[design/flow/config.mk]
export PLATFORM = sky130hd
export DESIGN_NAME = SystolicCore
export DESIGN_NICKNAME = SystolicCore
export VERILOG_FILES = /design/flow/design.v
export SDC_FILE = /design/flow/constraint.sdc
export NUM_CORES = 4
export LEC_CHECK = 0
export CAP_MARGIN = 20
export CELL_PAD_IN_SITES_DETAIL_PLACEMENT = 1
export CELL_PAD_IN_SITES_GLOBAL_PLACEMENT = 1
export CORE_MARGIN = 7
export CORE_UTILIZATION = 56
export CTS_CLUSTER_DIAMETER = 253
export CTS_CLUSTER_SIZE = 18
export MAX_ROUTING_LAYER = met4
export MIN_ROUTING_LAYER = met1
export SLEW_MARGIN = 10
export TNS_END_PERCENT = 85
[design/flow/constraint.sdc]
create_clock -name core_clock -period 6.99 [get_ports {clk}]
set_input_delay 1.3980 -clock core_clock [delete_from_list [all_inputs] [get_ports {clk}]]
set_output_delay 1.3980 -clock core_clock [all_outputs]
set_load 0.01 [all_outputs]
[design/flow/design.v]
`timescale 1ns / 1ps
module PEv3(
    clk,
    rst, 
    in_en,
    data_horz,
    data_obli,
    data_vert,
    active,
    A,
    B,
    C,
    D,
    E,
    H,
    horz_out,
    obli_out,
    bypass_en,
    opsum
    );
    parameter iWIDTH = 16;
    parameter oWIDTH = 16;
    localparam M_WIDTH = oWIDTH;
    localparam A_WIDTH = oWIDTH;
    input clk, rst, active, in_en, A, B, C, D, E, H;
    input [iWIDTH-1:0] data_horz, data_obli;
    input [A_WIDTH-1:0] data_vert;
    output logic [A_WIDTH-1:0] opsum;
    output logic [iWIDTH-1:0] horz_out, obli_out;
    output logic bypass_en;
    logic [iWIDTH-1:0] data_a_reg;
    always@(posedge clk) begin
        if (rst == 0) begin
            data_a_reg <= 0;
        end
        else if (A_mux && in_en) begin
            data_a_reg <= data_horz;
        end
        else begin
            data_a_reg <= 0;
        end
    end
    logic [iWIDTH-1:0] data_b_reg;
    always@(posedge clk) begin
        if (rst == 0) begin
            data_b_reg <= 0;
        end
        else if (B_mux && in_en) begin
            data_b_reg <= (H_mux)? data_vert[iWIDTH-1:0]: data_obli;
        end 
        else begin
            data_b_reg <= 0;
        end
    end
    reg [M_WIDTH-1:0] m_reg;
    always@(posedge clk) begin
        if (rst == 0) begin
            m_reg <= 0;
        end
        else begin
            m_reg <= data_a_reg * data_b_reg;
        end
    end
    logic [A_WIDTH-1:0] a_wire;
    always@(m_reg or psum_mux) begin
        a_wire <= m_reg + psum_mux;
    end
    reg [A_WIDTH-1:0] psum_reg;
    always@(posedge clk) begin
        if (rst == 0) begin
            psum_reg <= 0;
        end
        else begin
            psum_reg <= a_wire;
        end
    end
    logic [A_WIDTH-1:0] psum_mux;
    always@(psum_reg or C_mux) begin
        if (C_mux == 1) begin
            psum_mux <= psum_reg;
        end
        else begin
            psum_mux <= 0;
        end
    end
    logic [A_WIDTH-1:0] opsum_mux;
    always@(a_wire or data_vert_mux or D_mux) begin
        if (D_mux == 1) begin
            opsum_mux <= a_wire;
        end
        else begin
            opsum_mux <= data_vert_mux;
        end
    end
    always@(posedge clk) begin
        if (rst == 0) begin
            opsum <= 0;
        end
        else begin
         opsum <= opsum_mux;
        end
    end
    logic [A_WIDTH-1:0] data_vert_mux;
    always@(data_vert or E_mux) begin
        if (E_mux == 1) begin
            data_vert_mux <= data_vert;
        end
        else begin
            data_vert_mux <= 0;
        end
    end
    wire A_mux;
    assign A_mux = (active)? A:0;
    wire B_mux;
    assign B_mux = (active)? B:0;
    wire C_mux;
    assign C_mux = (active)? C:0;
    wire D_mux;
    assign D_mux = (active)? D:0;
    wire E_mux;
    assign E_mux = E;
    wire H_mux;
    assign H_mux = (active)? H:0;
    assign horz_out = data_a_reg;
    assign obli_out = data_b_reg;
    always@(posedge clk) begin
        bypass_en <= in_en;
    end
endmodule
`timescale 1ns / 1ps
module ACv2(
    clk,
    rst,
    ipsum,
    bn_param_in_en,
    bn_param_in,
    config_bits,
    in_en,
    F,
    data_out,
    data_out_en,
    bn_param_out,
    bn_param_out_en
    );
    parameter IN_WIDTH = 32;  
    parameter ACC_WIDTH = 35;  
    parameter BN_SCALE_WIDTH = 16;
    parameter BN_SHIFT_WIDTH = 16;
    localparam BN_PARAM_WIDTH = BN_SCALE_WIDTH + BN_SHIFT_WIDTH;  
    input logic clk, rst, in_en, F, bn_param_in_en;
    input [2:0] config_bits;
    input logic [IN_WIDTH-1:0] ipsum;
    input [BN_PARAM_WIDTH-1:0] bn_param_in;
    output [ACC_WIDTH-1:0] data_out;
    output logic [BN_PARAM_WIDTH-1:0] bn_param_out;
    output logic bn_param_out_en, data_out_en;
    logic [IN_WIDTH-1:0] ipsum_reg;
    always@(posedge clk) begin
        if (~rst) begin
            ipsum_reg <= 0;
        end
        else if (in_en) begin
            ipsum_reg <= ipsum;
        end
        else begin
            ipsum_reg <= 0;
        end
    end
    logic [ACC_WIDTH-1:0] add_node;
    logic [ACC_WIDTH-1:0] psum_reg;
    always@(posedge clk) begin
        if (~rst) begin
            psum_reg <= 0;
        end
        else begin
            psum_reg <= add_node;
        end
    end
    logic in_en_dly;
    always@(posedge clk) begin
        in_en_dly <= in_en;
    end
    logic [ACC_WIDTH-1:0] psum_mux;
    assign psum_mux = (config_bits[2] & in_en_dly)? psum_reg:0;
    assign add_node = ipsum_reg + psum_mux;
    logic [BN_PARAM_WIDTH-1:0] bn_param_reg;
    always@(posedge clk) begin
        if (~rst) begin
            bn_param_reg <= 0;
        end
        else if (bn_param_in_en) begin
            bn_param_reg <= bn_param_in;
        end
    end
    logic [BN_SCALE_WIDTH-1:0] bn_scale;
    assign bn_scale = bn_param_reg[BN_PARAM_WIDTH-1:BN_PARAM_WIDTH-BN_SCALE_WIDTH];
    logic [BN_SHIFT_WIDTH-1:0] bn_shift;
    assign bn_shift = bn_param_reg[BN_SCALE_WIDTH-1:0];
    logic [BN_SCALE_WIDTH+ACC_WIDTH-1:0] bn_scale_node;
    assign bn_scale_node = add_node * bn_scale;
    logic [BN_SCALE_WIDTH+ACC_WIDTH:0] be_shift_node;
    assign be_shift_node = bn_scale_node + bn_shift;
    logic [BN_SCALE_WIDTH+ACC_WIDTH:0] bn_mux;
    assign bn_mux = (config_bits[0])? be_shift_node: add_node;
    logic [BN_SCALE_WIDTH+ACC_WIDTH:0] relu_node;
    assign relu_node = ($signed(bn_mux) > $signed(0))? bn_mux: 0;
    logic [BN_SCALE_WIDTH+ACC_WIDTH:0] relu_mux;
    assign relu_mux = (config_bits[1])? relu_node: bn_mux;
    assign data_out = relu_mux;
    assign data_out_en = F;
    always@(posedge clk) begin
        bn_param_out_en <= bn_param_in_en;
    end
    always@(posedge clk) begin
        bn_param_out <= bn_param_in;
    end
endmodule
`timescale 1ns / 1ps
module SystolicBank_v2(
	clk,
	rst,
	in_en,
	conv_mm,
	isac,
	isrelu,
	isbn,
	active_1,
	active_2,
	active_3,
	data_in_horz_1,
	data_in_horz_2,
	data_in_horz_3,
	data_in_obli_1,
	data_in_obli_2,
	data_in_obli_3,
	data_in_obli_4,
	data_in_obli_5,
	data_in_obli_6,
	bn_param_in,
	bn_param_in_en,
	A_1,
	A_2,
	A_3,
	A_4,
	B_1,
	B_2,
	B_3,
	B_4,
	C_1,
	C_2,
	C_3,
	C_4,
	D_1,
	D_2,
	D_3,
	D_4,
	E_1,
	E_2,
	E_3,
	E_4,
	F_1,
	F_2,
	F_3,
	F_4,
	G_1,
	G_2,
	G_3,
	G_4,
	H_1,
	H_2,
	H_3,
	H_4,
	dout_en_1,
	dout_en_2,
	dout_en_3,
	dout_en_4,
	dout_1,
	dout_2,
	dout_3,
	dout_4
);
	parameter nCols = 4;
	parameter nRows = 3;
	parameter iWidth = 8;
	parameter oWidth = 8;
	localparam MODE_CONV = 0; localparam MODE_MM = 1;
	input clk, rst, in_en, conv_mm, isac, isrelu, isbn;
	input active_1;
	input active_2;
	input active_3;
	input [7:0] data_in_horz_1;
	input [7:0] data_in_horz_2;
	input [7:0] data_in_horz_3;
	input [7:0] data_in_obli_1;
	input [7:0] data_in_obli_2;
	input [7:0] data_in_obli_3;
	input [7:0] data_in_obli_4;
	input [7:0] data_in_obli_5;
	input [7:0] data_in_obli_6;
	input [15:0] bn_param_in;
	input bn_param_in_en;
	input A_1;
	input A_2;
	input A_3;
	input A_4;
	input B_1;
	input B_2;
	input B_3;
	input B_4;
	input C_1;
	input C_2;
	input C_3;
	input C_4;
	input D_1;
	input D_2;
	input D_3;
	input D_4;
	input E_1;
	input E_2;
	input E_3;
	input E_4;
	input F_1;
	input F_2;
	input F_3;
	input F_4;
	input G_1;
	input G_2;
	input G_3;
	input G_4;
	input H_1;
	input H_2;
	input H_3;
	input H_4;
	output [7:0] dout_1;
	output [7:0] dout_2;
	output [7:0] dout_3;
	output [7:0] dout_4;
	output dout_en_1;
	output dout_en_2;
	output dout_en_3;
	output dout_en_4;
	logic bypass_en_1_0;
	logic bypass_en_1_1;
	logic bypass_en_1_2;
	logic bypass_en_1_3;
	logic bypass_en_1_4;
	logic bypass_en_2_0;
	logic bypass_en_2_1;
	logic bypass_en_2_2;
	logic bypass_en_2_3;
	logic bypass_en_2_4;
	logic bypass_en_3_0;
	logic bypass_en_3_1;
	logic bypass_en_3_2;
	logic bypass_en_3_3;
	logic bypass_en_3_4;
	logic [7:0] data_in_vert_1_1;
	logic [7:0] data_in_vert_1_2;
	logic [7:0] data_in_vert_1_3;
	logic [7:0] data_in_vert_1_4;
	logic [7:0] data_in_vert_2_1;
	logic [7:0] data_in_vert_2_2;
	logic [7:0] data_in_vert_2_3;
	logic [7:0] data_in_vert_2_4;
	logic [7:0] data_in_vert_3_1;
	logic [7:0] data_in_vert_3_2;
	logic [7:0] data_in_vert_3_3;
	logic [7:0] data_in_vert_3_4;
	logic [7:0] data_in_vert_4_1;
	logic [7:0] data_in_vert_4_2;
	logic [7:0] data_in_vert_4_3;
	logic [7:0] data_in_vert_4_4;
	logic [7:0] data_in_horz_1_0;
	logic [7:0] data_in_horz_1_1;
	logic [7:0] data_in_horz_1_2;
	logic [7:0] data_in_horz_1_3;
	logic [7:0] data_in_horz_1_4;
	logic [7:0] data_in_horz_2_0;
	logic [7:0] data_in_horz_2_1;
	logic [7:0] data_in_horz_2_2;
	logic [7:0] data_in_horz_2_3;
	logic [7:0] data_in_horz_2_4;
	logic [7:0] data_in_horz_3_0;
	logic [7:0] data_in_horz_3_1;
	logic [7:0] data_in_horz_3_2;
	logic [7:0] data_in_horz_3_3;
	logic [7:0] data_in_horz_3_4;
	logic [7:0] data_in_horz_4_0;
	logic [7:0] data_in_horz_4_1;
	logic [7:0] data_in_horz_4_2;
	logic [7:0] data_in_horz_4_3;
	logic [7:0] data_in_horz_4_4;
	logic [7:0] data_in_obli_1_0;
	logic [7:0] data_in_obli_1_1;
	logic [7:0] data_in_obli_1_2;
	logic [7:0] data_in_obli_1_3;
	logic [7:0] data_in_obli_1_4;
	logic [7:0] data_in_obli_2_0;
	logic [7:0] data_in_obli_2_1;
	logic [7:0] data_in_obli_2_2;
	logic [7:0] data_in_obli_2_3;
	logic [7:0] data_in_obli_2_4;
	logic [7:0] data_in_obli_3_0;
	logic [7:0] data_in_obli_3_1;
	logic [7:0] data_in_obli_3_2;
	logic [7:0] data_in_obli_3_3;
	logic [7:0] data_in_obli_3_4;
	logic [7:0] data_in_obli_4_0;
	logic [7:0] data_in_obli_4_1;
	logic [7:0] data_in_obli_4_2;
	logic [7:0] data_in_obli_4_3;
	logic [7:0] data_in_obli_4_4;
	logic [15:0] bn_param_out_1;
	logic [15:0] bn_param_out_2;
	logic [15:0] bn_param_out_3;
	logic [15:0] bn_param_out_4;
	logic bn_param_out_en_1;
	logic bn_param_out_en_2;
	logic bn_param_out_en_3;
	logic bn_param_out_en_4;
	assign data_in_vert_4_1 = (conv_mm == MODE_CONV)? 0: data_in_obli_3;
	assign data_in_vert_4_2 = (conv_mm == MODE_CONV)? 0: data_in_obli_4;
	assign data_in_vert_4_3 = (conv_mm == MODE_CONV)? 0: data_in_obli_5;
	assign data_in_vert_4_4 = (conv_mm == MODE_CONV)? 0: data_in_obli_6;
	assign bypass_en_1_0 = in_en;
	assign bypass_en_2_0 = in_en;
	assign bypass_en_3_0 = in_en;
	assign data_in_horz_1_0 = data_in_horz_1;
	assign data_in_horz_2_0 = data_in_horz_2;
	assign data_in_horz_3_0 = data_in_horz_3;
	assign data_in_obli_2_0 = (conv_mm == MODE_CONV)? data_in_obli_1: 0;
	assign data_in_obli_3_0 = (conv_mm == MODE_CONV)? data_in_obli_2: 0;
	assign data_in_obli_4_0 = (conv_mm == MODE_CONV)? data_in_obli_3: 0;
	assign data_in_obli_4_1 = (conv_mm == MODE_CONV)? data_in_obli_4: 0;
	assign data_in_obli_4_2 = (conv_mm == MODE_CONV)? data_in_obli_5: 0;
	assign data_in_obli_4_3 = (conv_mm == MODE_CONV)? data_in_obli_6: 0;
	PEv3 # (.iWIDTH(iWidth), .oWIDTH(oWidth)) p_1_1(.clk(clk), .rst(rst), .in_en(bypass_en_1_0), .data_vert(data_in_vert_2_1), .active(active_1), .data_horz(data_in_horz_1_0), .data_obli(data_in_obli_2_0), .A(A_1), .B(B_1), .C(C_1), .D(D_1), .E(E_1), .H(H_1), .horz_out(data_in_horz_1_1), .obli_out(data_in_obli_1_1), .bypass_en(bypass_en_1_1), .opsum(data_in_vert_1_1));
	PEv3 # (.iWIDTH(iWidth), .oWIDTH(oWidth)) p_1_2(.clk(clk), .rst(rst), .in_en(bypass_en_1_1), .data_vert(data_in_vert_2_2), .active(active_1), .data_horz(data_in_horz_1_1), .data_obli(data_in_obli_2_1), .A(A_2), .B(B_2), .C(C_2), .D(D_2), .E(E_2), .H(H_2), .horz_out(data_in_horz_1_2), .obli_out(data_in_obli_1_2), .bypass_en(bypass_en_1_2), .opsum(data_in_vert_1_2));
	PEv3 # (.iWIDTH(iWidth), .oWIDTH(oWidth)) p_1_3(.clk(clk), .rst(rst), .in_en(bypass_en_1_2), .data_vert(data_in_vert_2_3), .active(active_1), .data_horz(data_in_horz_1_2), .data_obli(data_in_obli_2_2), .A(A_3), .B(B_3), .C(C_3), .D(D_3), .E(E_3), .H(H_3), .horz_out(data_in_horz_1_3), .obli_out(data_in_obli_1_3), .bypass_en(bypass_en_1_3), .opsum(data_in_vert_1_3));
	PEv3 # (.iWIDTH(iWidth), .oWIDTH(oWidth)) p_1_4(.clk(clk), .rst(rst), .in_en(bypass_en_1_3), .data_vert(data_in_vert_2_4), .active(active_1), .data_horz(data_in_horz_1_3), .data_obli(data_in_obli_2_3), .A(A_4), .B(B_4), .C(C_4), .D(D_4), .E(E_4), .H(H_4), .horz_out(data_in_horz_1_4), .obli_out(data_in_obli_1_4), .bypass_en(bypass_en_1_4), .opsum(data_in_vert_1_4));
	PEv3 # (.iWIDTH(iWidth), .oWIDTH(oWidth)) p_2_1(.clk(clk), .rst(rst), .in_en(bypass_en_2_0), .data_vert(data_in_vert_3_1), .active(active_2), .data_horz(data_in_horz_2_0), .data_obli(data_in_obli_3_0), .A(A_1), .B(B_1), .C(C_1), .D(D_1), .E(E_1), .H(H_1), .horz_out(data_in_horz_2_1), .obli_out(data_in_obli_2_1), .bypass_en(bypass_en_2_1), .opsum(data_in_vert_2_1));
	PEv3 # (.iWIDTH(iWidth), .oWIDTH(oWidth)) p_2_2(.clk(clk), .rst(rst), .in_en(bypass_en_2_1), .data_vert(data_in_vert_3_2), .active(active_2), .data_horz(data_in_horz_2_1), .data_obli(data_in_obli_3_1), .A(A_2), .B(B_2), .C(C_2), .D(D_2), .E(E_2), .H(H_2), .horz_out(data_in_horz_2_2), .obli_out(data_in_obli_2_2), .bypass_en(bypass_en_2_2), .opsum(data_in_vert_2_2));
	PEv3 # (.iWIDTH(iWidth), .oWIDTH(oWidth)) p_2_3(.clk(clk), .rst(rst), .in_en(bypass_en_2_2), .data_vert(data_in_vert_3_3), .active(active_2), .data_horz(data_in_horz_2_2), .data_obli(data_in_obli_3_2), .A(A_3), .B(B_3), .C(C_3), .D(D_3), .E(E_3), .H(H_3), .horz_out(data_in_horz_2_3), .obli_out(data_in_obli_2_3), .bypass_en(bypass_en_2_3), .opsum(data_in_vert_2_3));
	PEv3 # (.iWIDTH(iWidth), .oWIDTH(oWidth)) p_2_4(.clk(clk), .rst(rst), .in_en(bypass_en_2_3), .data_vert(data_in_vert_3_4), .active(active_2), .data_horz(data_in_horz_2_3), .data_obli(data_in_obli_3_3), .A(A_4), .B(B_4), .C(C_4), .D(D_4), .E(E_4), .H(H_4), .horz_out(data_in_horz_2_4), .obli_out(data_in_obli_2_4), .bypass_en(bypass_en_2_4), .opsum(data_in_vert_2_4));
	PEv3 # (.iWIDTH(iWidth), .oWIDTH(oWidth)) p_3_1(.clk(clk), .rst(rst), .in_en(bypass_en_3_0), .data_vert(data_in_vert_4_1), .active(active_3), .data_horz(data_in_horz_3_0), .data_obli(data_in_obli_4_0), .A(A_1), .B(B_1), .C(C_1), .D(D_1), .E(E_1), .H(H_1), .horz_out(data_in_horz_3_1), .obli_out(data_in_obli_3_1), .bypass_en(bypass_en_3_1), .opsum(data_in_vert_3_1));
	PEv3 # (.iWIDTH(iWidth), .oWIDTH(oWidth)) p_3_2(.clk(clk), .rst(rst), .in_en(bypass_en_3_1), .data_vert(data_in_vert_4_2), .active(active_3), .data_horz(data_in_horz_3_1), .data_obli(data_in_obli_4_1), .A(A_2), .B(B_2), .C(C_2), .D(D_2), .E(E_2), .H(H_2), .horz_out(data_in_horz_3_2), .obli_out(data_in_obli_3_2), .bypass_en(bypass_en_3_2), .opsum(data_in_vert_3_2));
	PEv3 # (.iWIDTH(iWidth), .oWIDTH(oWidth)) p_3_3(.clk(clk), .rst(rst), .in_en(bypass_en_3_2), .data_vert(data_in_vert_4_3), .active(active_3), .data_horz(data_in_horz_3_2), .data_obli(data_in_obli_4_2), .A(A_3), .B(B_3), .C(C_3), .D(D_3), .E(E_3), .H(H_3), .horz_out(data_in_horz_3_3), .obli_out(data_in_obli_3_3), .bypass_en(bypass_en_3_3), .opsum(data_in_vert_3_3));
	PEv3 # (.iWIDTH(iWidth), .oWIDTH(oWidth)) p_3_4(.clk(clk), .rst(rst), .in_en(bypass_en_3_3), .data_vert(data_in_vert_4_4), .active(active_3), .data_horz(data_in_horz_3_3), .data_obli(data_in_obli_4_3), .A(A_4), .B(B_4), .C(C_4), .D(D_4), .E(E_4), .H(H_4), .horz_out(data_in_horz_3_4), .obli_out(data_in_obli_3_4), .bypass_en(bypass_en_3_4), .opsum(data_in_vert_3_4));
	ACv2 # (.IN_WIDTH(oWidth), .ACC_WIDTH(oWidth), .BN_SCALE_WIDTH(oWidth), .BN_SHIFT_WIDTH(oWidth)) ac_1(.clk(clk), .rst(rst), .config_bits({isac, isrelu, isbn}), .in_en(G_1), .ipsum(data_in_vert_1_1), .F(F_1), .bn_param_in_en(bn_param_in_en), .bn_param_in(bn_param_in), .bn_param_out(bn_param_out_1), .bn_param_out_en(bn_param_out_en_1), .data_out_en(dout_en_1), .data_out(dout_1));
	ACv2 # (.IN_WIDTH(oWidth), .ACC_WIDTH(oWidth), .BN_SCALE_WIDTH(oWidth), .BN_SHIFT_WIDTH(oWidth)) ac_2(.clk(clk), .rst(rst), .config_bits({isac, isrelu, isbn}), .in_en(G_2), .ipsum(data_in_vert_1_2), .F(F_2), .bn_param_in_en(bn_param_out_en_1), .bn_param_in(bn_param_out_1), .bn_param_out(bn_param_out_2), .bn_param_out_en(bn_param_out_en_2), .data_out_en(dout_en_2), .data_out(dout_2));
	ACv2 # (.IN_WIDTH(oWidth), .ACC_WIDTH(oWidth), .BN_SCALE_WIDTH(oWidth), .BN_SHIFT_WIDTH(oWidth)) ac_3(.clk(clk), .rst(rst), .config_bits({isac, isrelu, isbn}), .in_en(G_3), .ipsum(data_in_vert_1_3), .F(F_3), .bn_param_in_en(bn_param_out_en_2), .bn_param_in(bn_param_out_2), .bn_param_out(bn_param_out_3), .bn_param_out_en(bn_param_out_en_3), .data_out_en(dout_en_3), .data_out(dout_3));
	ACv2 # (.IN_WIDTH(oWidth), .ACC_WIDTH(oWidth), .BN_SCALE_WIDTH(oWidth), .BN_SHIFT_WIDTH(oWidth)) ac_4(.clk(clk), .rst(rst), .config_bits({isac, isrelu, isbn}), .in_en(G_4), .ipsum(data_in_vert_1_4), .F(F_4), .bn_param_in_en(bn_param_out_en_3), .bn_param_in(bn_param_out_3), .bn_param_out(bn_param_out_4), .bn_param_out_en(bn_param_out_en_4), .data_out_en(dout_en_4), .data_out(dout_4));
endmodule
`timescale 1ns / 1ps
module DFSMv2(
    clk,
    rst,
    start,
    config_bits,
    in_en,
    start_out,
    in_en_bypass,
    A, B, C, D, E, F, G, H
    );
    parameter MAX_nPERIOD = 8;
    parameter MAX_nLMAC = 3*512*8;
    parameter MAX_nSHFT = 192;
    localparam CONF_REG_LEN = $clog2(MAX_nPERIOD) + $clog2(MAX_nLMAC) + $clog2(MAX_nSHFT);
    localparam MAC_CNT_WIDTH = (MAX_nLMAC > MAX_nSHFT)? MAX_nLMAC:MAX_nSHFT;
    input clk, rst, start, in_en;
    input [CONF_REG_LEN:0] config_bits;
    output logic start_out, in_en_bypass, A, B, C, D, E, F, G, H;
    localparam S0 = 0; localparam S1 = 1; localparam S2 = 2; localparam S0p = 3;
    localparam mdCONV = 0; localparam mdMM = 1;
    logic mode;
    assign mode = config_bits[CONF_REG_LEN];
    logic [$clog2(MAX_nPERIOD)-1:0] config_nPeriod;
    assign config_nPeriod = config_bits[CONF_REG_LEN-1:CONF_REG_LEN-$clog2(MAX_nPERIOD)];
    logic [$clog2(MAX_nLMAC)-1:0] config_nLMAC;
    assign config_nLMAC = config_bits[CONF_REG_LEN-$clog2(MAX_nPERIOD)-1:CONF_REG_LEN-$clog2(MAX_nPERIOD)-$clog2(MAX_nLMAC)];
    logic [$clog2(MAX_nSHFT)-1:0] config_nSHFT;
    assign config_nSHFT = config_bits[CONF_REG_LEN-$clog2(MAX_nPERIOD)-$clog2(MAX_nLMAC)-1:0];
    reg [1:0] state;
    always@(posedge clk) begin
        if (rst == 0) begin
            state <= S0;
        end
        else begin
            case (state)
                S0: begin
                        if (start) begin
                            state <= S0p;
                        end
                    end
                S0p: begin
                        if (in_en) begin
                            state <= S1;
                        end
                     end
                S1: begin
                        if (!(mac_count < config_nLMAC-1)) begin
                            state <= S2;
                        end 
                        else begin
                            if (~in_en) begin
                                state <= S0p;
                            end
                        end
                    end
                S2: begin
                        if (!(mac_count < config_nSHFT-1)) begin
                            if (period_count < config_nPeriod-1) begin
                                state <= (in_en)? S1:S0p;
                            end
                            else begin
                                state <= S0;
                            end
                        end
                    end
            endcase
        end
    end
    reg [$clog2(MAC_CNT_WIDTH)-1:0] mac_count;
    always@(posedge clk) begin
        if (~rst) begin
            mac_count <= 0;
        end
        else begin
            if (state == S1) begin
                if (mac_count < config_nLMAC-1) begin
                    mac_count <= mac_count + 1;
                end
                else begin
                    mac_count <= 0;
                end
            end
            else if (state == S2) begin
                if (mac_count < config_nSHFT-1) begin
                    mac_count <= mac_count + 1;
                end
                else begin
                    mac_count <= 0;
                end
            end
            else if (state == S0p) begin
                mac_count <= mac_count;
            end
            else begin
                mac_count <= 0;
            end
        end
    end
    reg [$clog2(MAX_nPERIOD)-1:0] period_count;
    always@(posedge clk) begin
        if (rst == 0) begin
            period_count <= 0;
        end
        else if (state == S0) begin
            period_count <= 0;
        end
        else if (state == S2 && (!(mac_count == MAX_nSHFT-1))) begin
            if (period_count < config_nPeriod-1) begin
                period_count <= period_count + 1;
            end
            else begin
                period_count <= 0;
            end
        end
    end
    always@(state) begin
        if (state == S1) begin
            A = 1;
        end
        else begin
            A = 0;
        end
    end
    always@(state) begin
        if (state == S1 || state == S0p) begin
            B = 1;
        end
        else begin
            B = 0;
        end
    end
    always@(posedge clk) begin
        if (state == S1 || state == S0p) begin
            C <= 1;
        end
        else begin
            C <= 0;
        end
    end
    always@(posedge clk) begin
        if (state == S1) begin
            D <= 1;
        end
        else begin
            D <= 0;
        end
    end
    always@(posedge clk) begin
        if (state == S2) begin
            E <= 1;
        end
        else begin
            E <= 0;
        end
    end
    reg [MAX_nSHFT-1:0] F_dly;
    always@(posedge clk) begin
        if (rst == 0) begin
            F_dly <= 0;
        end
        else if (state == S2 && mac_count == 0) begin
            F_dly <= {F_dly[MAX_nSHFT-2:0], 1'b1};
        end
        else begin
            F_dly <= {F_dly[MAX_nSHFT-2:0], 1'b0};
        end
    end
    always@(posedge clk) begin
        if (rst == 0) begin
            F <= 0;
        end
        else begin
            F <= F_dly[config_nSHFT-1];
        end
    end
    always@(posedge clk) begin
        G <= (state == S2)? 1:0;
    end
    always@(posedge clk) begin
        H <= (mode == mdMM && state == S1)? 1: 0;
    end
    always@(posedge clk) begin
        in_en_bypass <= in_en;
    end
    always@(posedge clk) begin
        start_out <= start;
    end
endmodule
`timescale 1ns / 1ps
module DFSMv3(
    clk,
    rst,
    start,
    config_bits,
    all_data_rdy,
    in_en,
    start_out,
    in_en_bypass,
    data_preread,
    A, B, C, D, E, F, G, H
    );
    parameter MAX_nPERIOD = 8;
    parameter MAX_nLMAC = 3*512*8;
    parameter MAX_nSHFT = 192;
    localparam CONF_REG_LEN = $clog2(MAX_nPERIOD) + $clog2(MAX_nLMAC) + $clog2(MAX_nSHFT);
    localparam MAC_CNT_WIDTH = (MAX_nLMAC > MAX_nSHFT)? MAX_nLMAC:MAX_nSHFT;
    input clk, rst, start, all_data_rdy, in_en;
    input [CONF_REG_LEN:0] config_bits;
    output logic start_out, in_en_bypass, data_preread, A, B, C, D, E, F, G, H;
    localparam S0 = 0; localparam S1 = 1; localparam S2 = 2; localparam S0p = 3;
    localparam mdCONV = 0; localparam mdMM = 1;
    logic mode;
    assign mode = config_bits[CONF_REG_LEN];
    logic [$clog2(MAX_nPERIOD)-1:0] config_nPeriod;
    assign config_nPeriod = config_bits[CONF_REG_LEN-1:CONF_REG_LEN-$clog2(MAX_nPERIOD)];
    logic [$clog2(MAX_nLMAC)-1:0] config_nLMAC;
    assign config_nLMAC = config_bits[CONF_REG_LEN-$clog2(MAX_nPERIOD)-1:CONF_REG_LEN-$clog2(MAX_nPERIOD)-$clog2(MAX_nLMAC)];
    logic [$clog2(MAX_nSHFT)-1:0] config_nSHFT;
    assign config_nSHFT = config_bits[CONF_REG_LEN-$clog2(MAX_nPERIOD)-$clog2(MAX_nLMAC)-1:0];
    reg [1:0] state;
    always@(posedge clk) begin
        if (rst == 0) begin
            state <= S0;
        end
        else begin
            case (state)
                S0: begin
                        if (start) begin
                            state <= S0p;
                        end
                    end
                S0p: begin
                        if (all_data_rdy) begin
                            state <= S1;
                        end
                     end
                S1: begin
                        if (!(mac_count < config_nLMAC-1)) begin
                            state <= S2;
                        end 
                        else begin
                            if (~all_data_rdy) begin
                                state <= S0p;
                            end
                        end
                    end
                S2: begin
                        if (!(mac_count < config_nSHFT-1)) begin
                            if (period_count < config_nPeriod-1) begin
                                state <= (all_data_rdy)? S1:S0p;
                            end
                            else begin
                                state <= S0;
                            end
                        end
                    end
            endcase
        end
    end
    reg [$clog2(MAC_CNT_WIDTH)-1:0] mac_count;
    always@(posedge clk) begin
        if (~rst) begin
            mac_count <= 0;
        end
        else begin
            if (state == S1) begin
                if (mac_count < config_nLMAC-1) begin
                    mac_count <= mac_count + 1;
                end
                else begin
                    mac_count <= 0;
                end
            end
            else if (state == S2) begin
                if (mac_count < config_nSHFT-1) begin
                    mac_count <= mac_count + 1;
                end
                else begin
                    mac_count <= 0;
                end
            end
            else if (state == S0p) begin
                mac_count <= mac_count;
            end
            else begin
                mac_count <= 0;
            end
        end
    end
    reg [$clog2(MAX_nPERIOD)-1:0] period_count;
    always@(posedge clk) begin
        if (rst == 0) begin
            period_count <= 0;
        end
        else if (state == S0) begin
            period_count <= 0;
        end
        else if (state == S2 && (!(mac_count == MAX_nSHFT-1))) begin
            if (period_count < config_nPeriod-1) begin
                period_count <= period_count + 1;
            end
            else begin
                period_count <= 0;
            end
        end
    end
    logic A_dly;
    always@(posedge clk) begin
        if (state == S1) begin
            A_dly <= 1;
        end
        else begin
            A_dly <= 0;
        end
    end
    always@(posedge clk) begin
        A <= A_dly;
    end
    logic B_dly;
    always@(posedge clk) begin
        if (state == S1 || state == S0p) begin
            B_dly <= 1;
        end
        else begin
            B_dly <= 0;
        end
    end
    always@(posedge clk) begin
        B <= B_dly;
    end
    logic [1:0] C_dly;
    always@(posedge clk) begin
        if (state == S1 || state == S0p) begin
            C_dly <= {C_dly[0], 1'b1};
        end
        else begin
            C_dly <= {C_dly[0], 1'b0};
        end
    end
    always@(posedge clk) begin
        C <= C_dly[1];
    end
    logic [2:0] D_dly;
    always@(posedge clk) begin
        if (state == S1) begin
            D_dly <= {D_dly[1:0], 1'b1};
        end
        else begin
            D_dly <= {D_dly[1:0], 1'b0};
        end
    end
    always@(posedge clk) begin
        D <= D_dly[2];
    end
    logic [1:0] E_dly;
    always@(posedge clk) begin
        E_dly <= (state == S2)? {E_dly[0], 1'b1} : {E_dly[0], 1'b0}; 
    end
    always@(posedge clk) begin
        E <= E_dly[1];
    end
    reg [MAX_nSHFT+1:0] F_dly;
    always@(posedge clk) begin
        if (rst == 0) begin
            F_dly <= 0;
        end
        else if (state == S2 && mac_count == 0) begin
            F_dly <= {F_dly[MAX_nSHFT:0], 1'b1};
        end
        else begin
            F_dly <= {F_dly[MAX_nSHFT:0], 1'b0};
        end
    end
    always@(posedge clk) begin
        if (rst == 0) begin
            F <= 0;
        end
        else begin
            F <= F_dly[config_nSHFT+1];
        end
    end
    logic [1:0] G_dly;
    always@(posedge clk) begin
        G_dly <= (state == S2)? {G_dly[0], 1'b1}:{G_dly[0], 1'b0};
    end
    always@(posedge clk) begin
        G <= G_dly[1];
    end
    logic [1:0] H_dly;
    always@(posedge clk) begin
        H_dly <= (mode == mdMM && state == S1)? {H_dly[0], 1'b1}: {H_dly[0], 1'b0};
    end
    always@(posedge clk) begin
        H <= H_dly[1];
    end
    always@(posedge clk) begin
        in_en_bypass <= in_en;
    end
    always@(posedge clk) begin
        start_out <= start;
    end
    assign data_preread = (state == S1)? 1: 0;
endmodule
module SystolicCore(
	input clk,
	input rst,
	input start,
	input mode_conv_mm,
	input isac,
	input isrelu,
	input isbn,
	input [22:0] dfsm_config,
	input all_data_rdy,
	input pe_config_1_1,
	input pe_config_1_2,
	input pe_config_1_3,
	input pe_config_2_1,
	input pe_config_2_2,
	input pe_config_2_3,
	input [7:0] data_horz_1_1,
	input [7:0] data_horz_1_2,
	input [7:0] data_horz_1_3,
	input [7:0] data_horz_2_1,
	input [7:0] data_horz_2_2,
	input [7:0] data_horz_2_3,
	input [7:0] data_obli_1,
	input [7:0] data_obli_2,
	input [7:0] data_obli_3,
	input [7:0] data_obli_4,
	input [7:0] data_obli_5,
	input [7:0] data_obli_6,
	input [15:0] data_bn_1,
	input [15:0] data_bn_2,
	input data_bn_en,
	output data_preread,
	output [7:0] dout_1_1,
	output [7:0] dout_1_2,
	output [7:0] dout_1_3,
	output [7:0] dout_1_4,
	output [7:0] dout_2_1,
	output [7:0] dout_2_2,
	output [7:0] dout_2_3,
	output [7:0] dout_2_4,
	output dout_en_1_1,
	output dout_en_1_2,
	output dout_en_1_3,
	output dout_en_1_4,
	output dout_en_2_1,
	output dout_en_2_2,
	output dout_en_2_3,
	output dout_en_2_4
);
	parameter nCols = 4;
	parameter nRows = 3;
	parameter iWidth = 8;
	parameter oWidth = 8;
	parameter DFSM_MAX_nPERIOD = 512;
	parameter DFSM_MAX_nLMAC = 3072;
	parameter DFSM_MAX_nSHFT = 3;
	logic A_1, A_2, A_3, A_4;
	logic B_1, B_2, B_3, B_4;
	logic C_1, C_2, C_3, C_4;
	logic D_1, D_2, D_3, D_4;
	logic E_1, E_2, E_3, E_4;
	logic F_1, F_2, F_3, F_4;
	logic G_1, G_2, G_3, G_4;
	logic H_1, H_2, H_3, H_4;
	logic dfsm_data_en_1, dfsm_data_en_2, dfsm_data_en_3, dfsm_data_en_4;
	logic start_bypass_1, start_bypass_2, start_bypass_3, start_bypass_4;
	logic array_data_en;
	always@(posedge clk) begin
		if (~rst) begin
			array_data_en <= 0;
		end
		else begin
			array_data_en <= data_preread;
		end
	end
	SystolicBank_v2 # (.iWidth(iWidth), .oWidth(oWidth), .nRows(nRows), .nCols(nCols)) bank_1(.clk(clk), .rst(rst), .in_en(array_data_en), .conv_mm(mode_conv_mm), .isac(isac), .isrelu(isrelu), .isbn(isbn), .bn_param_in_en(data_bn_en), .bn_param_in(data_bn_1), .active_1(pe_config_1_1), .active_2(pe_config_1_2), .active_3(pe_config_1_3), .data_in_horz_1(data_horz_1_1), .data_in_horz_2(data_horz_1_2), .data_in_horz_3(data_horz_1_3), .data_in_obli_1(data_obli_1), .data_in_obli_2(data_obli_2), .data_in_obli_3(data_obli_3), .data_in_obli_4(data_obli_4), .data_in_obli_5(data_obli_5), .data_in_obli_6(data_obli_6), .A_1(A_1), .A_2(A_2), .A_3(A_3), .A_4(A_4), .B_1(B_1), .B_2(B_2), .B_3(B_3), .B_4(B_4), .C_1(C_1), .C_2(C_2), .C_3(C_3), .C_4(C_4), .D_1(D_1), .D_2(D_2), .D_3(D_3), .D_4(D_4), .E_1(E_1), .E_2(E_2), .E_3(E_3), .E_4(E_4), .F_1(F_1), .F_2(F_2), .F_3(F_3), .F_4(F_4), .G_1(G_1), .G_2(G_2), .G_3(G_3), .G_4(G_4), .H_1(H_1), .H_2(H_2), .H_3(H_3), .H_4(H_4), .dout_en_1(dout_en_1_1), .dout_en_2(dout_en_1_2), .dout_en_3(dout_en_1_3), .dout_en_4(dout_en_1_4), .dout_1(dout_1_1), .dout_2(dout_1_2), .dout_3(dout_1_3), .dout_4(dout_1_4));
	SystolicBank_v2 # (.iWidth(iWidth), .oWidth(oWidth), .nRows(nRows), .nCols(nCols)) bank_2(.clk(clk), .rst(rst), .in_en(array_data_en), .conv_mm(mode_conv_mm), .isac(isac), .isrelu(isrelu), .isbn(isbn), .bn_param_in_en(data_bn_en), .bn_param_in(data_bn_2), .active_1(pe_config_2_1), .active_2(pe_config_2_2), .active_3(pe_config_2_3), .data_in_horz_1(data_horz_2_1), .data_in_horz_2(data_horz_2_2), .data_in_horz_3(data_horz_2_3), .data_in_obli_1(data_obli_1), .data_in_obli_2(data_obli_2), .data_in_obli_3(data_obli_3), .data_in_obli_4(data_obli_4), .data_in_obli_5(data_obli_5), .data_in_obli_6(data_obli_6), .A_1(A_1), .A_2(A_2), .A_3(A_3), .A_4(A_4), .B_1(B_1), .B_2(B_2), .B_3(B_3), .B_4(B_4), .C_1(C_1), .C_2(C_2), .C_3(C_3), .C_4(C_4), .D_1(D_1), .D_2(D_2), .D_3(D_3), .D_4(D_4), .E_1(E_1), .E_2(E_2), .E_3(E_3), .E_4(E_4), .F_1(F_1), .F_2(F_2), .F_3(F_3), .F_4(F_4), .G_1(G_1), .G_2(G_2), .G_3(G_3), .G_4(G_4), .H_1(H_1), .H_2(H_2), .H_3(H_3), .H_4(H_4), .dout_en_1(dout_en_2_1), .dout_en_2(dout_en_2_2), .dout_en_3(dout_en_2_3), .dout_en_4(dout_en_2_4), .dout_1(dout_2_1), .dout_2(dout_2_2), .dout_3(dout_2_3), .dout_4(dout_2_4));
	DFSMv3 # (.MAX_nPERIOD(DFSM_MAX_nPERIOD), .MAX_nLMAC(DFSM_MAX_nLMAC), .MAX_nSHFT(DFSM_MAX_nSHFT)) fsm_1(.clk(clk), .rst(rst), .config_bits({mode_conv_mm, dfsm_config}), .all_data_rdy(all_data_rdy), .in_en(array_data_en), .start(start), .data_preread(data_preread), .in_en_bypass(dfsm_data_en_1), .start_out(start_bypass_1), .A(A_1), .B(B_1), .C(C_1), .D(D_1), .E(E_1), .F(F_1), .G(G_1), .H(H_1));
	DFSMv2 # (.MAX_nPERIOD(DFSM_MAX_nPERIOD), .MAX_nLMAC(DFSM_MAX_nLMAC), .MAX_nSHFT(DFSM_MAX_nSHFT)) fsm_2(.clk(clk), .rst(rst), .config_bits({mode_conv_mm, dfsm_config}), .in_en(dfsm_data_en_1), .start(start_bypass_1), .in_en_bypass(dfsm_data_en_2), .start_out(start_bypass_2), .A(A_2), .B(B_2), .C(C_2), .D(D_2), .E(E_2), .F(F_2), .G(G_2), .H(H_2));
	DFSMv2 # (.MAX_nPERIOD(DFSM_MAX_nPERIOD), .MAX_nLMAC(DFSM_MAX_nLMAC), .MAX_nSHFT(DFSM_MAX_nSHFT)) fsm_3(.clk(clk), .rst(rst), .config_bits({mode_conv_mm, dfsm_config}), .in_en(dfsm_data_en_2), .start(start_bypass_2), .in_en_bypass(dfsm_data_en_3), .start_out(start_bypass_3), .A(A_3), .B(B_3), .C(C_3), .D(D_3), .E(E_3), .F(F_3), .G(G_3), .H(H_3));
	DFSMv2 # (.MAX_nPERIOD(DFSM_MAX_nPERIOD), .MAX_nLMAC(DFSM_MAX_nLMAC), .MAX_nSHFT(DFSM_MAX_nSHFT)) fsm_4(.clk(clk), .rst(rst), .config_bits({mode_conv_mm, dfsm_config}), .in_en(dfsm_data_en_3), .start(start_bypass_3), .in_en_bypass(dfsm_data_en_4), .start_out(start_bypass_4), .A(A_4), .B(B_4), .C(C_4), .D(D_4), .E(E_4), .F(F_4), .G(G_4), .H(H_4));
endmodule
[design/flow/run.sh]
#!/bin/bash
# the make line also repeats each setting of config.mk as NAME=value (left out here)
make -C /OpenROAD-flow-scripts/flow DESIGN_CONFIG=/design/flow/config.mk WORK_HOME=/design/flow/orfs CLKGATE_MAP_FILE= finish
==> results of run 1 <==
[per-stage QoR]
stage | total power, mW | util
after floorplan | 9.18 | -
after global placement | 9.61 | 0.613
after detailed placement | 9.65 | 0.613
after CTS | 14.9 | 0.633
after global routing | 15.3 | 0.637
final | 14.9 | 0.637
[metal layers]
layer | wire [um] | global-route usage | part of all wire
met1 | 127000 | 0.396 | 0.41
met2 | 154000 | 0.574 | 0.50
met3 | 12300 | 0.0320 | 0.040
met4 | 16600 | 0.139 | 0.053
met5 | 0 | - | 0
[layout make-up]
| cell class | instances | area [um2] |
|---|---|---|
| diodes | 6 | 15.0 |
| multi-input cells | 7665 | 63700 |
| fillers | 19600 | 62400 |
| well taps | 2310 | 2890 |
| repair buffers | 765 | 6380 |
| inverters | 1210 | 4550 |
| clock inverters | 7 | 119 |
| clock buffers | 92 | 2300 |
| flip-flops and latches | 1469 | 29400 |
[timing repair]
action | in CTS | in global routing
endpoints found under the setup margin | 64 | 64
pin swaps | 155 | 124
resized | 387 | 114
cloned | 2 | 0
setup buffers | 59 | 30
==> results.toml, run 1 <==
# flow metrics
[final_timing]
worstMarginPinSlew_ps = 1160
slew_headroom = 0.226
finalMaxSlewViolations = 0
hold_viol = 0
fin_crit_ps = 9350
period_used_share = 1.34
fin_worst_skew_ps = 38.7
fmaxAchievable_mhz = 107
setup_viol_count_final = 64
rsz0062_at_grt = "yes"
tns_ps = -117570
setup_slack_ps = -2360
hold_ws_ps = 328

[power_and_ir_drop]
leakagePower_nw = 53.4
irDropWorstVdd_mv = 0.188
power_frac_clock = 0.362
p_switching_mw = 3.72
p_int_mw = 11.2
powerDensity_nw_per_um2 = 136
sequentialPower_mw = 8.58
seq_power_share = 0.577
comb_power_mw = 0.913
pwr-share-comb = 0.061
pg_clk_mw = 5.38
power_leader = "sequential cells"
swShare = 0.250

[synth]
xor_share = 0.0651
synthTopCellsByCount = "1469 x dfxtp_1, 1337 x and2_1, 1209 x inv_1"
ys_area_um2 = 96900
top_cell_area_share = 0.303
yosys_cells = 10700
synthesis.area_um2 = 96900
synthAdderAreaFrac = 0.277
ys.flops = 1469
aoi_share = 0.0699
yosysWarningCount = 5
ys_types = 82
yosysSeqAreaShare = 0.303
synthFlopType = "dfxtp_1"
synth.avg_cell_area_um2 = 9.09
muxShareOfSynthArea = 0.0185
topCombFamilyByArea = "adder cells"
synth_dominant_cell_count = "dfxtp_1"
syn-num-nets = 12600
synth_cells = 10700
edf_count = 0
ys_async_sr_fraction = 0
synth_area_leader_cell = "dfxtp_1"
area_leaders = "dfxtp_1 30%, fa_1 14%, ha_1 14%"
simple_gate_share = 0.207

[run]
drv_cap = 0
warnings = 65

[setup_path]
path_depth = 32
arrival_ps = 7950
timing.reg2reg.worst_path_depth = 12
slowest_delay_ps = 610
cp-end-kind = "output pin"
cp-start-kind = "primary input"
crit_required_ps = 5590
crit_top_cell = "buf_12"
reg2reg_to = "bank_1.p_2_1.m_reg[7]"
cpMaxStageDelayCell = "fa_2"
crit_path_max_fanout = 8
cpLargestDelayFamily = "adder cells"
crit_type = "in -> out"
ff2ff_setup_slack_ps = 3100
cp-endpoint = "dout_2_2[4]"
r2r-start = "bank_1.p_2_1.data_a_reg[1]"
startpoint = "isac"
critPathBufInv = 10

[floorplan]
core_um2 = 172000
pin_count = 239
die_x_um = 430
die_h_um = 430
rows = 152
chip_area_um2 = 185000
fp_util = 0.564

[routing]
vias = 76700
wl_mm = 310
drtAntennaViolNets = 0
drtIter0Drc = 4399
firstDrtPassIters = 5
vias_per_cell = 5.67
wire_per_inst_um = 22.9
drc_errors = 0

[final_layout]
nets = 13100
areaGrowthSynthToFinish_pct = 12.8
postLayoutCellArea_um2 = 109000
final_cells = 13500

[placement]
place_area_um2 = 105000
place_hpwl_mm = 236
gp_congestion = 0.946
dp_cells = 13300
port_buffers = 238
dp_slack_ps = -2440

[global_route]
grt_pass1_vias = 84800
track_usage = 0.331
grt_start_max_net_pins = 154
overflow = 0
antenna_found_initial = 15
grt_pass1_wl_mm = 478

[clock_network]
root_buffer = "clkbuf_16"
path_clk_slew_ps = 80
clk_latency_ps = 760
cts.sinks = 1469
cts_buffer_depth = 3
cts-hold-fix-buffers = 0
cts-buffers-inserted = 91
cts_tree = "done"
htreeDepth = 3

[min_path]
hold_class = "reg -> reg"
min_path_cells = 0
min_to = "fsm_1.H"
min_from = "fsm_1.H_dly[1]"

[status]
so.violations = "setup timing"
status = "complete, but fails checks"
==> run 2, diff against run 1 <==
Settings changed: CELL_PAD_IN_SITES_DETAIL_PLACEMENT 1 to not set, CELL_PAD_IN_SITES_GLOBAL_PLACEMENT 1 to 0, CORE_MARGIN 7 to 2, CORE_UTILIZATION 56 to 72, CTS_CLUSTER_DIAMETER 253 to not set, MAX_ROUTING_LAYER met4 to not set, MIN_ROUTING_LAYER met1 to not set, PLACE_DENSITY_LB_ADDON set to 0.24, SLEW_MARGIN 10 to 20.
Clock period 6.99 ns to 8.7 ns, I/O delays scaled along.
==> run 2 against run 1 <==
  * Still fails the layout checks on setup timing
  * Clock-buffer cell count grew 110
  * Core utilization grew 20 points
  * Sequential power shrank 19%
  * Sequential share of layout area shrank 0.64 points
  * Combinational power shrank 24%
  * Sequential cell count is the same
  * Worst hold slack lost 4.5 ps
  * Register-to-register slack gained 1700 ps
  * Global-route usage grew 5.3 points
  * Critical path depth shrank 3
  * Non-clock buffer count shrank 26
  * Critical path type unchanged
  * Critical endpoint is now dout_2_2[2]
  * Largest power group is now clock
==> results.toml, run 2 <==
# flow metrics
[status]
status = "complete, but fails checks"
so.violations = "setup timing"

[power_and_ir_drop]
pwr-share-comb = 0.047
p_int_mw = 11.2
seq_power_share = 0.471
p_switching_mw = 3.45
powerDensity_nw_per_um2 = 131
comb_power_mw = 0.696
sequentialPower_mw = 6.91
power_frac_clock = 0.482
swShare = 0.235
pg_clk_mw = 7.08
power_leader = "clock"
leakagePower_nw = 54.8
irDropWorstVdd_mv = 0.168

[global_route]
antenna_found_initial = 23
grt_use_met3 = 0.0710
top_usage_layer = "met2"
grt_start_max_net_pins = 183
grt_use_met1 = 0.468
track_usage = 0.385
use_met2 = 0.636
grt_pass1_vias = 80300
grt_pass1_wl_mm = 421
overflow = 0

[clock_network]
clk_latency_ps = 820
cts_tree = "done"
cts-buffers-inserted = 154
cts.sinks = 1469
path_clk_slew_ps = 60
cts-hold-fix-buffers = 0
cts_buffer_depth = 3
htreeDepth = 4
root_buffer = "clkbuf_16"

[final_timing]
slew_headroom = 0.276
finalMaxSlewViolations = 0
setup_slack_ps = -941
period_used_share = 1.11
worstMarginPinSlew_ps = 1090
fmaxAchievable_mhz = 104
hold_ws_ps = 324
fin_crit_ps = 9640
fin_worst_skew_ps = 33.9
hold_viol = 0
tns_ps = -46050
setup_viol_count_final = 64
rsz0062_at_grt = "yes"

[synth]
ys_types = 82
synthAdderAreaFrac = 0.277
synthesis.area_um2 = 96900
area_leaders = "dfxtp_1 30%, fa_1 14%, ha_1 14%"
xor_share = 0.0651
synthTopCellsByCount = "1469 x dfxtp_1, 1337 x and2_1, 1209 x inv_1"
synth_cells = 10700
edf_count = 0
ys.flops = 1469
synth.avg_cell_area_um2 = 9.09
simple_gate_share = 0.207
ys_async_sr_fraction = 0
synth_dominant_cell_count = "dfxtp_1"
syn-num-nets = 12600
yosysWarningCount = 5
yosys_cells = 10700
yosysSeqAreaShare = 0.303
synthFlopType = "dfxtp_1"
top_cell_area_share = 0.303
ys_area_um2 = 96900
topCombFamilyByArea = "adder cells"
aoi_share = 0.0699
muxShareOfSynthArea = 0.0185
synth_area_leader_cell = "dfxtp_1"

[setup_path]
cp-start-kind = "primary input"
cp-end-kind = "output pin"
crit_required_ps = 6960
crit_path_max_fanout = 8
path_depth = 29
timing.reg2reg.worst_path_depth = 12
ff2ff_setup_slack_ps = 4850
crit_type = "in -> out"
slowest_delay_ps = 550
cp-endpoint = "dout_2_2[2]"
cpLargestDelayFamily = "adder cells"
startpoint = "isac"
reg2reg_to = "bank_2.p_3_2.m_reg[7]"
cpMaxStageDelayCell = "or4_4"
r2r-start = "bank_2.p_3_2.data_a_reg[1]"
critPathBufInv = 8
arrival_ps = 7900

[routing]
wl_mm = 270
drtAntennaViolNets = 0
drtIter0Drc = 6274
vias = 77700
vias_per_cell = 5.91
wire_per_inst_um = 20.6
firstDrtPassIters = 8
drc_errors = 0

[final_layout]
logic_area_um2 = 64000
nets = 13100
areaGrowthSynthToFinish_pct = 15.6
seq_area_um2 = 29400
final.fill_count = 7669

[min_path]
hold_class = "reg -> reg"
min_to = "fsm_1.G"
min_from = "fsm_1.G_dly[1]"
min_path_cells = 0

[placement]
place_hpwl_mm = 196
port_buffers = 238
gp_congestion = 0.976
dp_slack_ps = -1470

[floorplan]
die_h_um = 371
fp_util = 0.726
rows = 134
core_um2 = 133000
chip_area_um2 = 138000
die_x_um = 371
pin_count = 239

[run]
warnings = 74
drv_cap = 0
[run 2: metal layers]
layer,wire (um),part of all wire,up-vias
li1,-,-,35500
met1,102000,0.38,37600
met2,127000,0.47,3551
met3,22500,0.083,1030
met4,18100,0.067,12
met5,86,0.00032,-
[run 2: area by class of cell]
cell class                 count  area share
clock inverter                79      0.0100
timing repair buffer         739      0.0566
sequential                  1469       0.263
clock buffer                 202      0.0388
multi-input combinational   7665       0.571
inverter                    1210      0.0406
tap                         1768      0.0197
antenna                       18    0.000402
[run 2: what timing repair did]
item,CTS,global route
endpoints found under the setup margin,64,64
gates resized,397,171
setup buffers,65,51
gates cloned,4,0
pin swaps,158,194
[run 2: per-stage QoR]
stage                     cells  cell area, um2   util  power, mW
final                     13200          112000  0.839       14.7
after global routing      13100          112000  0.839       15.0
after CTS                 13100          111000  0.831       14.6
after detailed placement  12700          104000  0.781       7.70
after global placement    12700          104000  0.781       7.67
after floorplan           10700           98000      -       7.38
==> run 3, diff against run 2 <==
Settings changed: CAP_MARGIN 20 to 0, CELL_PAD_IN_SITES_GLOBAL_PLACEMENT 0 to not set, CORE_UTILIZATION 72 to 15, CTS_CLUSTER_DIAMETER set to 25, CTS_CLUSTER_SIZE 18 to not set, GPL_ROUTABILITY_DRIVEN set to 0, MIN_ROUTING_LAYER set to met1, PLACE_DENSITY_LB_ADDON 0.24 to 0.0, SLEW_MARGIN 20 to 5, TNS_END_PERCENT 85 to 30.
Clock period 8.7 ns to 12.0 ns, I/O delays scaled along.
==> run 3 against run 2 <==
  * Now clean on timing, DRC and antenna
  * First-iteration DRC count fell by 58%
  * Sequential share of layout area fell by 4.2 points
  * Worst hold slack got worse by 1.7 ps
  * Final area rose by 19%
  * Die area rose to 4.7 times the previous value
  * Critical path depth fell by 2
  * Clock power rose by 130%
  * Global-route usage fell by 26 points
==> results.toml, run 3 <==
# flow metrics
[status]
status = "complete, no violations"

[clock_network]
cts_tree = "done"
cts_buffer_depth = 4
cts-hold-fix-buffers = 0
cts-buffers-inserted = 679
path_clk_slew_ps = 30
htreeDepth = 6
root_buffer = "clkbuf_16"
cts.sinks = 1469
clk_latency_ps = 1070

[setup_path]
crit_type = "in -> out"
cpMaxStageDelayCell = "fa_1"
cp-end-kind = "output pin"
crit_top_cell = "fa_1"
crit_required_ps = 9600
arrival_ps = 9260
cp-endpoint = "dout_2_3[1]"
reg2reg_to = "bank_1.p_1_1.opsum[6]"
critPathBufInv = 8
timing.reg2reg.worst_path_depth = 13
r2r-start = "fsm_1.C"
ff2ff_setup_slack_ps = 7850
startpoint = "isac"
path_depth = 27
cpLargestDelayFamily = "adder cells"
slowest_delay_ps = 540
crit_path_max_fanout = 12
cp-start-kind = "primary input"

[final_layout]
utilization = 0.207
final_cells = 20600
areaGrowthSynthToFinish_pct = 37.5
nets = 13300

[floorplan]
rows = 295
chip_area_um2 = 653000
core_um2 = 644000
die_x_um = 808
pin_count = 239
die_h_um = 808
fp_util = 0.150

[routing]
drc_errors = 0
vias_per_cell = 3.61
firstDrtPassIters = 6
vias = 74600
drtAntennaViolNets = 0
wire_per_inst_um = 20.4
drtIter0Drc = 2661
wl_mm = 420

[synth]
synthTopCellsByCount = "1469 x dfxtp_1, 1337 x and2_1, 1209 x inv_1"
yosys_cells = 10700
muxShareOfSynthArea = 0.0185
topCombFamilyByArea = "adder cells"
ys_types = 82
synth.avg_cell_area_um2 = 9.09
synthesis.area_um2 = 96900
ys_area_um2 = 96900
ys_async_sr_fraction = 0
top_cell_area_share = 0.303
simple_gate_share = 0.207
ys.flops = 1469
synth_area_leader_cell = "dfxtp_1"
edf_count = 0
synthFlopType = "dfxtp_1"
synth_cells = 10700
yosysSeqAreaShare = 0.303
syn-num-nets = 12600
synth_dominant_cell_count = "dfxtp_1"
area_leaders = "dfxtp_1 30%, fa_1 14%, ha_1 14%"
synthAdderAreaFrac = 0.277
xor_share = 0.0651
aoi_share = 0.0699
yosysWarningCount = 5

[power_and_ir_drop]
p_switching_mw = 5.06
powerDensity_nw_per_um2 = 164
power_leader = "clock"
leakagePower_nw = 61.4
comb_power_mw = 0.535
swShare = 0.231
p_int_mw = 16.8
pg_clk_mw = 16.3
sequentialPower_mw = 5.06
pwr-share-comb = 0.024
power_frac_clock = 0.744
irDropWorstVdd_mv = 0.137
seq_power_share = 0.231

[final_timing]
period_used_share = 0.971
fmaxAchievable_mhz = 85.8
fin_worst_skew_ps = 75.6
slew_headroom = 0.193
finalMaxSlewViolations = 0
worstMarginPinSlew_ps = 1200
hold_ws_ps = 322
hold_viol = 0
setup_viol_count_final = 0
rsz0062_at_grt = "yes"
fin_crit_ps = 11660

[placement]
dp_cells = 19400
place_hpwl_mm = 331
port_buffers = 238

[global_route]
antenna_found_initial = 74
track_usage = 0.127
overflow = 0
grt_pass1_vias = 83600
grt_pass1_wl_mm = 608
grt_start_max_net_pins = 93

[min_path]
min_path_cells = 0
min_to = "fsm_1.G_dly[1]"
min_from = "fsm_1.G_dly[0]"
hold_class = "reg -> reg"

[run]
drv_cap = 0
warnings = 52
-- run 3: cell type report --
cell class	count	area [um2]
Antenna cell	38	95.1
Clock buffer	1079	20600
Clock inverter	145	2020
Fill cell	70800	511000
Inverter	1210	4550
Multi-Input combinational cell	7665	62000
Sequential cell	1469	29400
Tap cell	8613	10800
Timing Repair Buffer	416	3810
-- run 3: metrics by stage --
stage                     instance area [um2]  power (mW)  setup slack [ps]  TNS, ps
final                                  133000        21.9               344        0
after global routing                   133000        22.8             -25.7     -155
after CTS                              133000        22.4              2.34        0
after global placement                 110000        5.71              -144     -205
after detailed placement               110000        5.71              -177     -225
after floorplan                         96900        5.33               920        0
-- run 3: per-layer routing --
layer / global-route usage / routed length, um / part of all wire
met5: 0 / 13 / 0.000031
met4: 0.0308 / 9250 / 0.022
met2: 0.211 / 194000 / 0.46
met1: 0.173 / 202000 / 0.48
met3: 0.0192 / 15100 / 0.036
-- run 3: repair_timing --
action / in CTS / in global routing
endpoints found under the setup margin: 2 / 59
setup buffers: 0 / 7
gates cloned: 0 / 0
pin swaps: 0 / 19
resized: 3 / 52
==> run 4, diff against run 3 <==
Settings changed: ABC_AREA set to 1, CAP_MARGIN 0 to 20, CORE_UTILIZATION 15 to 72, CTS_CLUSTER_DIAMETER 25 to not set, CTS_CLUSTER_SIZE set to 13, GPL_ROUTABILITY_DRIVEN 0 to not set, MIN_ROUTING_LAYER met1 to not set, PLACE_DENSITY_LB_ADDON 0.0 to 0.12, SETUP_SLACK_MARGIN set to 1.86, SLEW_MARGIN 5 to 20, TNS_END_PERCENT 30 to not set.
Clock period 12.0 ns to 6.57 ns, I/O delays scaled along.
==> run 4 against run 3 <==
  * Now fails the layout checks on setup timing
  * Cell count shrank 17%
  * Die area shrank 77%
  * Clock skew shrank 22 ps
  * Via count grew 33%
  * First-iteration DRC count grew to 4.0 times the previous value
  * Routed wire length shrank 19%
  * Core utilization grew 66 points
  * Critical endpoint is now dout_2_1[7]
==> results.toml, run 4 <==
# flow metrics
[final_timing]
period_used_share = 1.39
slew_headroom = 0.179
setup_slack_ps = -2550
fin_crit_ps = 9120
rsz0062_at_grt = "yes"
fmaxAchievable_mhz = 110
setup_viol_count_final = 64
finalMaxSlewViolations = 0
hold_ws_ps = 323
fin_worst_skew_ps = 53.2
worstMarginPinSlew_ps = 1230
hold_viol = 0

[power_and_ir_drop]
powerDensity_nw_per_um2 = 160
pg_clk_mw = 9.34
irDropWorstVdd_mv = 0.212
p_int_mw = 14.9
power_leader = "clock"
p_switching_mw = 4.96
seq_power_share = 0.462
pwr-share-comb = 0.067
swShare = 0.250
power_frac_clock = 0.471
comb_power_mw = 1.34
leakagePower_nw = 65.6
sequentialPower_mw = 9.17

[status]
so.violations = "setup timing"
status = "complete, but fails checks"

[clock_network]
cts-hold-fix-buffers = 0
cts-buffers-inserted = 155
cts.sinks = 1469
root_buffer = "clkbuf_16"
htreeDepth = 4
cts_buffer_depth = 3
path_clk_slew_ps = 60
cts_tree = "done"
clk_latency_ps = 830

[synth]
ys.flops = 1469
yosys_cells = 14300
synthesis.area_um2 = 105000
topCombFamilyByArea = "adder cells"
yosysSeqAreaShare = 0.281
xor_share = 0.0474
edf_count = 0
synth.avg_cell_area_um2 = 7.33
muxShareOfSynthArea = 0.00689
synthTopCellsByCount = "3403 x inv_1, 3076 x nand2_1, 1469 x dfxtp_1"
simple_gate_share = 0.207
ys_area_um2 = 105000
synth_dominant_cell_count = "inv_1"
area_leaders = "dfxtp_1 28%, fa_1 13%, ha_1 13%"
top_cell_area_share = 0.281
synthAdderAreaFrac = 0.256
synth_area_leader_cell = "dfxtp_1"
ys_types = 54
yosysWarningCount = 5
aoi_share = 0.0653
synthFlopType = "dfxtp_1"
syn-num-nets = 16200
synth_cells = 14300
ys_async_sr_fraction = 0

[min_path]
min_path_cells = 0
min_from = "fsm_1.H_dly[1]"
hold_class = "reg -> reg"
min_to = "fsm_1.H"

[routing]
wl_mm = 339
vias = 98800
drtAntennaViolNets = 0
firstDrtPassIters = 17
drc_errors = 0
wire_per_inst_um = 19.7
drtIter0Drc = 10500
vias_per_cell = 5.75

[placement]
port_buffers = 238
place_hpwl_mm = 227
gp_congestion = 1.01
dp_slack_ps = -2490
dp_cells = 16600
place_area_um2 = 114000

[global_route]
track_usage = 0.427
grt_start_max_net_pins = 174
grt_use_met1 = 0.501
use_met2 = 0.706
antenna_found_initial = 23
top_usage_layer = "met2"
grt_pass1_vias = 98200
grt_use_met3 = 0.0915
overflow = 0
grt_pass1_wl_mm = 504

[setup_path]
cp-end-kind = "output pin"
path_depth = 34
arrival_ps = 7810
cp-start-kind = "primary input"
cpLargestDelayFamily = "adder cells"
cpMaxStageDelayCell = "fa_2"
crit_required_ps = 5260
crit_path_max_fanout = 7
slowest_delay_ps = 510
ff2ff_setup_slack_ps = 2420
r2r-start = "bank_1.p_2_1.data_b_reg[2]"
timing.reg2reg.worst_path_depth = 14
critPathBufInv = 10
reg2reg_to = "bank_1.p_2_1.m_reg[7]"
cp-endpoint = "dout_2_1[7]"
startpoint = "isac"
crit_type = "in -> out"

[floorplan]
pin_count = 239
die_h_um = 385
fp_util = 0.727
die_x_um = 385
core_um2 = 144000
chip_area_um2 = 148000
rows = 139

[run]
warnings = 74
drv_cap = 0

[final_layout]
final_cells = 17200
areaGrowthSynthToFinish_pct = 18.8
nets = 17100
postLayoutCellArea_um2 = 124000
-- run 4: area by class of cell --
type | instances | area (um2)
multi-input cells | 9042 | 65100
flip-flops and latches | 1469 | 29400
fillers | 7938 | 19600
inverters | 3407 | 12900
repair buffers | 1079 | 9210
clock buffers | 219 | 4410
well taps | 1903 | 2380
clock inverters | 56 | 942
diodes | 18 | 45.0
-- run 4: metrics by stage --
step | power (mW) | TNS, ps | util
after floorplan | 9.95 | -39500 | -
after global placement | 10.5 | -142210 | 0.791
after detailed placement | 10.5 | -148550 | 0.791
after CTS | 19.6 | -90380 | 0.851
after global routing | 20.2 | -128320 | 0.863
final | 19.9 | -118120 | 0.864
-- run 4: per-layer routing --
layer | share of wire | routed length [um]
met5 | 0.00076 | 259
met1 | 0.35 | 118000
met2 | 0.45 | 153000
met3 | 0.11 | 36900
met4 | 0.089 | 30200
-- run 4: what timing repair did --
action,CTS,global route
cloned,2,0
pin swaps,220,180
resized,568,362
setup endpoints to repair,64,64
setup buffers,300,45
Power is estimated from default activity; no workload was simulated.
